## fpmultiplier
module fpmultiplier (output logic [31:0] product, output logic ready,
		input logic [31:0] a, input logic clock, nreset);
Size in the first run: roughly 2600 cells after synthesis, ~140 flip-flops, about 67 I/O pins, ~25000 um2 of cells after synthesis.
==> flow/config.mk <==
export PLATFORM = sky130hd
export DESIGN_NAME = fpmultiplier
export DESIGN_NICKNAME = fpmultiplier
export VERILOG_FILES = /design/flow/design.v
export SDC_FILE = /design/flow/constraint.sdc
export NUM_CORES = 4
export LEC_CHECK = 0
export CAP_MARGIN = 20
export CELL_PAD_IN_SITES_GLOBAL_PLACEMENT = 0
export CORE_ASPECT_RATIO = 1.3
export CORE_MARGIN = 4
export CORE_UTILIZATION = 40
export CTS_CLUSTER_SIZE = 24
export HOLD_SLACK_MARGIN = 0.04
export MAX_ROUTING_LAYER = met4
export PLACE_DENSITY_LB_ADDON = 0.29
export SLEW_MARGIN = 20
==> flow/constraint.sdc <==
create_clock -name core_clock -period 8.18 [get_ports {clock}]
set_input_delay 1.6360 -clock core_clock [delete_from_list [all_inputs] [get_ports {clock}]]
set_output_delay 1.6360 -clock core_clock [all_outputs]
set_load 0.01 [all_outputs]
run.sh (not shown) runs the stock make flow with config.mk's settings and CLKGATE_MAP_FILE=.
The starting point ran to the end with no violations.
Next try:
Settings changed: CELL_PAD_IN_SITES_GLOBAL_PLACEMENT 0 to 3, CTS_CLUSTER_DIAMETER set to 51, PLACE_DENSITY_LB_ADDON 0.29 to not set.
Result: Wire length grows by about 13%; first-iteration DRC count shrinks by 36%; final cell count grows by 0.96%.

Setup of run G:
fpmultiplier again, from the RTL that the note above started with.
Design fpmultiplier, start of the top module:
module fpmultiplier (output logic [31:0] product, output logic ready,
		input logic [31:0] a, input logic clock, nreset);
enum {activation, start, loada, loadb, check, special, regularcalculation,carries, final_output}state;
logic [31:0] multi_a, multi_b;
logic [47:0] manti_48bit;
logic [22:0] manti_23bit; 
logic [9:0] expon; 
logic sign;
logic infinite_a,NaN_a,zero_a,infinite_b,NaN_b,zero_b; 
assign  infinite_a = (multi_a[30:23]==8'b11111111)&&(multi_a[22:0]==0);
assign  NaN_a = (multi_a[30:23]==8'b11111111)&&(multi_a[22:0]!=0);
assign  zero_a = (multi_a[30:23]==0);
assign  infinite_b = (multi_b[30:23]==8'b11111111)&&(multi_b[22:0]==0);
assign  NaN_b = (multi_b[30:23]==8'b11111111)&&(multi_b[22:0]!=0);
assign  zero_b = (multi_b[30:23]==0); 
always_ff @(posedge clock, negedge nreset)
if (~nreset)
  begin 
  product <=0;
  multi_a <= 0;
  multi_b <= 0;
  state <= start;
  ready <= 0;
  end
else
begin 
  case (state)
    activation:
           begin
           ready <=1;
           end
    start: 
           begin
           ready <= 0;
           state <= loada;
           end
    loada: 
           begin 
           multi_a <= a;
           state <= loadb;
           end
    loadb: 
           begin
           multi_b <= a;
           state <= check;        
           end
    check:
           begin
  ...
export LEC_CHECK = 0
export ABC_AREA = 1
export CAP_MARGIN = 20
export CORE_MARGIN = 2
export CORE_UTILIZATION = 72
export CTS_CLUSTER_SIZE = 11
export PLACE_DENSITY = 0.6
export SETUP_SLACK_MARGIN = 0.72
export SLEW_MARGIN = 20
create_clock -name core_clock -period 3.59 [get_ports {clock}]
Run status, run G: aborted in global routing, error GRT-0232
diff inputs: run G => run X
Settings: removing SETUP_SLACK_MARGIN (formerly 0.72); removing CTS_CLUSTER_SIZE (formerly 11); changing the clock period (ns, I/O delays scaled along) from 3.59 to 7.86.
Results
Having completed the whole flow, run X delivered a layout that passed the timing, design-rule and antenna checks. Count of buffers added by post-CTS timing repair for setup: run X vs run G down 75. Number of instances resized during post-cts repair: run X < run G. Cell count after synthesis came out exactly the same in run X and run G. Per the comparison of run X with run G, synthesized-area fraction occupied by adder cells now sits at about the same level; worst slack after detailed placement now sits higher. As far as share of synthesized area spent on multiplexers goes, run X and run G are indistinguishable; the numbers are identical.

The RTL this note starts from:
==> flow/design.v <==
module fpmultiplier (output logic [31:0] product, output logic ready,
		input logic [31:0] a, input logic clock, nreset);
enum {activation, start, loada, loadb, check, special, regularcalculation,carries, final_output}state;
logic [31:0] multi_a, multi_b;
logic [47:0] manti_48bit;
logic [22:0] manti_23bit; 
logic [9:0] expon; 
logic sign;
logic infinite_a,NaN_a,zero_a,infinite_b,NaN_b,zero_b; 
assign  infinite_a = (multi_a[30:23]==8'b11111111)&&(multi_a[22:0]==0);
assign  NaN_a = (multi_a[30:23]==8'b11111111)&&(multi_a[22:0]!=0);
assign  zero_a = (multi_a[30:23]==0);
assign  infinite_b = (multi_b[30:23]==8'b11111111)&&(multi_b[22:0]==0);
assign  NaN_b = (multi_b[30:23]==8'b11111111)&&(multi_b[22:0]!=0);
assign  zero_b = (multi_b[30:23]==0); 
always_ff @(posedge clock, negedge nreset)
if (~nreset)
  begin 
  product <=0;
  multi_a <= 0;
  multi_b <= 0;
  state <= start;
  ready <= 0;
  end
else
begin 
  case (state)
    activation:
           begin
           ready <=1;
           end
    start: 
           begin
           ready <= 0;
           state <= loada;
           end
    loada: 
           begin 
           multi_a <= a;
           state <= loadb;
           end
    loadb: 
           begin
           multi_b <= a;
           state <= check;        
           end
    check:
           begin
           sign <= multi_a[31]^multi_b[31];
           if(NaN_a||infinite_a||zero_a||NaN_b||infinite_b||zero_b)
           state <= special;
           else
           state <= regularcalculation;
           end
    special:
           begin
            state <= final_output;
            if (NaN_a||NaN_b) 
              begin
              expon <= 10'b0011111111;
              manti_23bit <= 1;
              end
            else if (infinite_a||infinite_b) 
              begin
              if (zero_a|zero_b)  
                begin
                expon <= 10'b0011111111;
                manti_23bit <= 1;  
                end
              else 
                begin
                expon <= 10'b0011111111;
                manti_23bit <= 0;
                end
              end
            else 
              begin 
              expon <= 10'b0000000000;
              manti_23bit <= 0;
              end
           end
    regularcalculation:
           begin
           state <= carries;
           sign <= multi_a[31]^multi_b[31];
           manti_48bit <= {1'b1, {multi_a[22:0]}}*{1'b1, {multi_b[22:0]}};
           expon <= {2'b00,multi_a[30:23]}+{2'b00,multi_b[30:23]}-10'd127; 
           end 
    carries:
           begin 
           state <= final_output;
           if (manti_48bit[47]==1)  
             begin
             expon <= expon + 1'b1; 
             manti_48bit <= manti_48bit>>1|{{25{1'b0}},1'b1,{22{1'b0}}}; 
             end
           else
             begin  
             manti_48bit <= manti_48bit|{{25{1'b0}},1'b1,{22{1'b0}}}; 
             end
           end
    final_output:
           begin 
           ready <= 1;
           state <= start;        
           if (NaN_a||infinite_a||zero_a||NaN_b||infinite_b||zero_b)
             product <= {sign,expon[7:0],manti_23bit};
           else if ($signed(expon) >= 255)
             product <= {sign,8'b11111111,23'd0};
           else if ($signed(expon) <= 0)
             product <= {sign,31'd0};
           else 
             product <= {sign,expon[7:0],manti_48bit[45:23]};
           end 
  endcase
end
endmodule
export LEC_CHECK = 0
export ABC_AREA = 1
export CAP_MARGIN = 20
export CORE_MARGIN = 2
export CORE_UTILIZATION = 72
export PLACE_DENSITY = 0.6
export SETUP_SLACK_MARGIN = -0.2
export SLEW_MARGIN = 20
create_clock -name core_clock -period 7.06 [get_ports {clock}]
Next try:
- CORE_UTILIZATION: 72 -> 40
- GPL_TIMING_DRIVEN: default -> 0
- SETUP_SLACK_MARGIN: -0.2 -> default
- clock period: 7.06 -> 9.37 ns (I/O delays scaled with it)
=>
- area after synthesis does not change
- total power went down by 24%
- setup slack gets better by 1.3 ns
- via count went down by 3.6%
- non-clock buffer count went up by 2
- final area is about the same
- global-route usage went down by 16 points
- sequential share of layout area hardly moves
- die area went up by 78%
- utilization went down by 36 points
Next try:
- CORE_UTILIZATION: 40 -> 72
- GPL_TIMING_DRIVEN: 0 -> default
- clock period: 9.37 -> 3.59 ns (I/O delays scaled with it)
- The changed run died in 5_1_grt (GRT-0232)
- die area fell by well over a third
- area after synthesis does not change
- synthesized cell count is unchanged
Next try:
- SETUP_SLACK_MARGIN: default -> 0.72
- TNS_END_PERCENT: default -> 10
The new run completed, yet does not pass: setup timing.
Synthesized cell count stays the same.
Die area stays the same.
Synthesized area does not change.
Next try:
- ABC_AREA: 1 -> default
- PLACE_DENSITY: 0.6 -> 0.64
- SETUP_SLACK_MARGIN: 0.72 -> default
- TNS_END_PERCENT: 10 -> default
- clock period: 3.59 -> 7.22 ns (I/O delays scaled with it)
The changed run completed without violations.
Setup slack improves by 3.6 ns.
Critical path depth goes down by 1.
Via count goes down by about a fifth.
Hold slack improves by 0.018 ns.
Sequential share of layout area goes up by 1.6 points.
Design area goes down by roughly a tenth.
Total power goes down by well over a third.
Synthesized cell count goes down by about a fifth.

## run A
// fpmultiplier: RTL as listed in full above, without the edits since
Settings: LEC_CHECK=0, ABC_AREA=1, CAP_MARGIN=20, CELL_PAD_IN_SITES_GLOBAL_PLACEMENT=0, CORE_ASPECT_RATIO=0.5, CORE_MARGIN=9, CORE_UTILIZATION=57, CTS_CLUSTER_DIAMETER=297, CTS_CLUSTER_SIZE=99, MAX_ROUTING_LAYER=met4, PLACE_DENSITY=0.37, SETUP_SLACK_MARGIN=-0.39, SLEW_MARGIN=20, TNS_END_PERCENT=40; clock period 8.18 ns.
Edits applied to the flow inputs when going from run A to run B:
==> flow/config.mk <==
export PLATFORM = sky130hd
export DESIGN_NAME = fpmultiplier
export DESIGN_NICKNAME = fpmultiplier
export VERILOG_FILES = /design/flow/design.v
export SDC_FILE = /design/flow/constraint.sdc
export NUM_CORES = 4
export LEC_CHECK = 0
export CAP_MARGIN = 20
export CELL_PAD_IN_SITES_DETAIL_PLACEMENT = 2
export CELL_PAD_IN_SITES_GLOBAL_PLACEMENT = 3
export CORE_ASPECT_RATIO = 1.3
export CORE_MARGIN = 4
export CORE_UTILIZATION = 40
export CTS_CLUSTER_DIAMETER = 343
export CTS_CLUSTER_SIZE = 24
export GPL_ROUTABILITY_DRIVEN = 0
export GPL_TIMING_DRIVEN = 0
export MAX_ROUTING_LAYER = met4
export PLACE_DENSITY = 0.55
export SLEW_MARGIN = 20
Findings:
In the metrics for run A and run B, the one carrying the higher critical path buffer and inverter count is run B.
As far as count of clock-buffer cells in the layout goes, run B and run A are indistinguishable; the numbers are identical.
Routed wire length sits higher in run B than in run A.
Edits applied to the flow inputs when going from run B to run C:
==> flow/config.mk <==
export PLATFORM = sky130hd
export DESIGN_NAME = fpmultiplier
export DESIGN_NICKNAME = fpmultiplier
export VERILOG_FILES = /design/flow/design.v
export SDC_FILE = /design/flow/constraint.sdc
export NUM_CORES = 4
export LEC_CHECK = 0
export CAP_MARGIN = 20
export CORE_MARGIN = 8
export CORE_UTILIZATION = 40
export MAX_ROUTING_LAYER = met4
export SLEW_MARGIN = 15
==> flow/constraint.sdc <==
create_clock -name core_clock -period 9.0 [get_ports {clock}]
set_input_delay 1.8000 -clock core_clock [delete_from_list [all_inputs] [get_ports {clock}]]
set_output_delay 1.8000 -clock core_clock [all_outputs]
set_load 0.01 [all_outputs]
Notes after the runs:
- The flow did not stop early for run C: all stages ran, and the layout cleared the timing, design-rule and antenna checks.
- Of the two values seen for timing endpoint of the critical path, manti_48bit[45] was produced by run B and manti_48bit[39] by run C.
- Utilization of the core after routing sits lower in run C than in run B.
- Comparing run C and run B, the lower number of instances in the placed design is on run C.
- Side by side, relative contribution of combinational cells to total power turned out lower in run C than in run B.

== xenon ==
// fpmultiplier: RTL as listed in full above, without the edits since
clock: 9.37 ns
lec_check: 0
abc_area: 1
cap_margin: 20
core_aspect_ratio: 1.02
core_margin: 9
core_utilization: 40
cts_cluster_size: 72
gpl_timing_driven: 0
place_density: 0.6
setup_slack_margin: 1.93
slew_margin: 25
### xenon -> sierra
Settings: a change of CORE_MARGIN from 9 to 2; a change of SLEW_MARGIN from 25 to 20; a deleted ABC_AREA that had been 1; a deleted CORE_ASPECT_RATIO that had been 1.02; a deleted CTS_CLUSTER_SIZE that had been 72; a change of CORE_UTILIZATION from 40 to 64; a deleted SETUP_SLACK_MARGIN that had been 1.93; a deleted GPL_TIMING_DRIVEN that had been 0; a change of the clock period (ns, I/O delays scaled along) from 9.37 to 5.93.
Findings:
The flow for sierra finished, though final verification flagged setup timing. Changes observed in sierra relative to xenon: cell area increased about 7%, proportion of cell area occupied by multi-input gates decreased 0.21 points. In sierra, share of power burned in the clock network is higher than in xenon.
## Diff of input files: pepper against sierra
Settings: CORE_UTILIZATION: 64 -> 66; SETUP_SLACK_MARGIN: unset -> 1.85; PLACE_DENSITY: 0.6 -> unset; the clock period (ns, I/O delays scaled along): 5.93 -> 7.35.
--- outcome ---
- In the flow results for sierra and pepper, the sequential portion of the cell area is smaller on sierra.
- pepper closes out successfully: all stages finished, all timing, DRC and antenna checks passed.
- sierra finished every stage; the final checks, however, were not passed, the failures being setup timing.
- On clock skew after layout: between sierra and pepper, it ends up higher for pepper.
- pepper vs. sierra: portion of total power attributed to sequential cells decreased by 1.2 points relative to the old numbers, worst vdd rail ir drop decreased by 0.000029 V relative to the old numbers, clock period minus final worst setup slack increased by 180 ps relative to the old numbers, final routed wirelength across all metal layers increased by about 8% relative to the old numbers.
Edits applied to the flow inputs when going from pepper to harbor:
Settings: an added PLACE_DENSITY_LB_ADDON of 0.2; a change of CORE_UTILIZATION from 66 to 72; an added ABC_AREA of 1; an added CTS_CLUSTER_DIAMETER of 27; an added CTS_CLUSTER_SIZE of 72.
## What came out
harbor terminated abnormally: global routing (5_1_grt) reported GRT-0232. harbor against pepper: synthesized-area fraction occupied by ao, oa, aoi and oai cells saw a decrease; vertical die dimension now smaller. Mean cell area of the mapped netlist shrinks by more than 10% when moving from pepper to harbor. [harbor] worst-case setup slack after placement rose 340 ps relative to pepper. From pepper to harbor the numbers moved as follows: post-CTS setup-driven buffer insertion count higher; die size has decreased; synthesized area now larger.
The inputs of garnet differ from those of harbor as listed below.
Settings: a deleted CTS_CLUSTER_DIAMETER that had been 27; a deleted SETUP_SLACK_MARGIN that had been 1.85; a deleted ABC_AREA that had been 1; a deleted PLACE_DENSITY_LB_ADDON that had been 0.2; a deleted CTS_CLUSTER_SIZE that had been 72; a change of CORE_UTILIZATION from 72 to 66; an added PLACE_DENSITY of 0.6; a change of the clock period (ns, I/O delays scaled along) from 7.35 to 13.4.
[summary]
- garnet: done, clean on timing, DRC and antenna
- Measured against garnet, the estimated wirelength of the detail-placed design of harbor comes out at 1.18 times the reference value.
- Die outline width was higher in the run labelled garnet.
- NOTE unique cell type count in the Yosys netlist harbor->garnet increased by more than half
- garnet: synthesized cell count is about 20% lower than what harbor reported.
- Diff garnet and harbor: area share of and/or/nand/nor cells after synthesis higher in harbor
- Changes observed in garnet relative to harbor: sequential share of the synthesized area up 0.74 points, cell area reported after detailed placement shrank by about 6%, number of nets in the synthesized netlist decreased about 17%, cell count listed in synth_stat.txt has decreased, chip area from the yosys synthesis statistics fell by 1200 µm².

Setup of v15:
// fpmultiplier: RTL as listed in full above, without the edits since
clock: 5.93 ns
lec_check: 0
cap_margin: 20
core_margin: 2
core_utilization: 58
place_density: 0.6
slew_margin: 20
tns_end_percent: 5
What the final checks of v15 revealed, after a flow that finished every stage, was a layout that fails on setup timing.
#### Input delta (v40 over v15)
- swapping 58 for 29 in CORE_UTILIZATION
- clearing TNS_END_PERCENT, which used to be 5
- swapping 5.93 for 8.27 in the clock period (ns, I/O delays scaled along)
--- outcome ---
- v40 went all the way through the flow, and no timing, DRC or antenna check failed.
- Compared with v15, v40 shows a lower first-pass GRT wire length.
- Summary of v40 over v15: detailed-route wire length decreased about 3.3%, peak clock frequency supported by timing decreased about 10%, synthesized netlist cell count essentially unchanged, final setup violation count decreased 25.
- Summary of v40 over v15: part of the total power dissipated in the clock network picked up an extra 2.9 points, instance count along the most critical hold path shows no meaningful change, minimum setup slack in the final design picked up an extra 1.53 ns.
- The start point of the critical path comes out multi_b[6] in one run and multi_b[8] in the other, namely in v15 and v40 respectively.
[inputs] v33 vs v40
- swapping 29 for 40 in CORE_UTILIZATION
- v40 reports its worst setup path endpoint as manti_48bit[39] while v33 reports manti_48bit[36].
- Compared with v40, v33 has extra setup slack.
- When the final numbers for v33 and v40 were put side by side, the count of buffering cells on the critical path with inverters included turned out to be smaller in v33.
- [diff] worst supply voltage drop on vdd, v33 relative to v40: regression
- Average via count per standard cell (v33 over v40): increase, about 12%
- Between v33 and v40, it is v33 whose post-route total power is lower, by 3.3%.
Input changes introduced in v39 (baseline for comparison: v33):
- CORE_UTILIZATION changed from 40 to 36
- the clock period (ns, I/O delays scaled along) changed from 8.27 to 13.4
Results
Compared with v33, v39 shows a higher largest net degree at the start of global routing.
Taking v33 as the reference, in v39 last weighted congestion value of the routability-driven placer lower; total power lower; worst path setup slack after routing higher.
Cell area: v39 vs v33 — no meaningful difference
Die extent in y: v39 vs v33 up about 5.3%
For the average wire length per cell after detail routing, v39 came in 2.5% higher than v33 did.
v39 reached the end of the flow, and the finished layout is clean on the timing, design-rule and antenna checks.
No activity file was given, so power comes from the tool's default toggle rates.
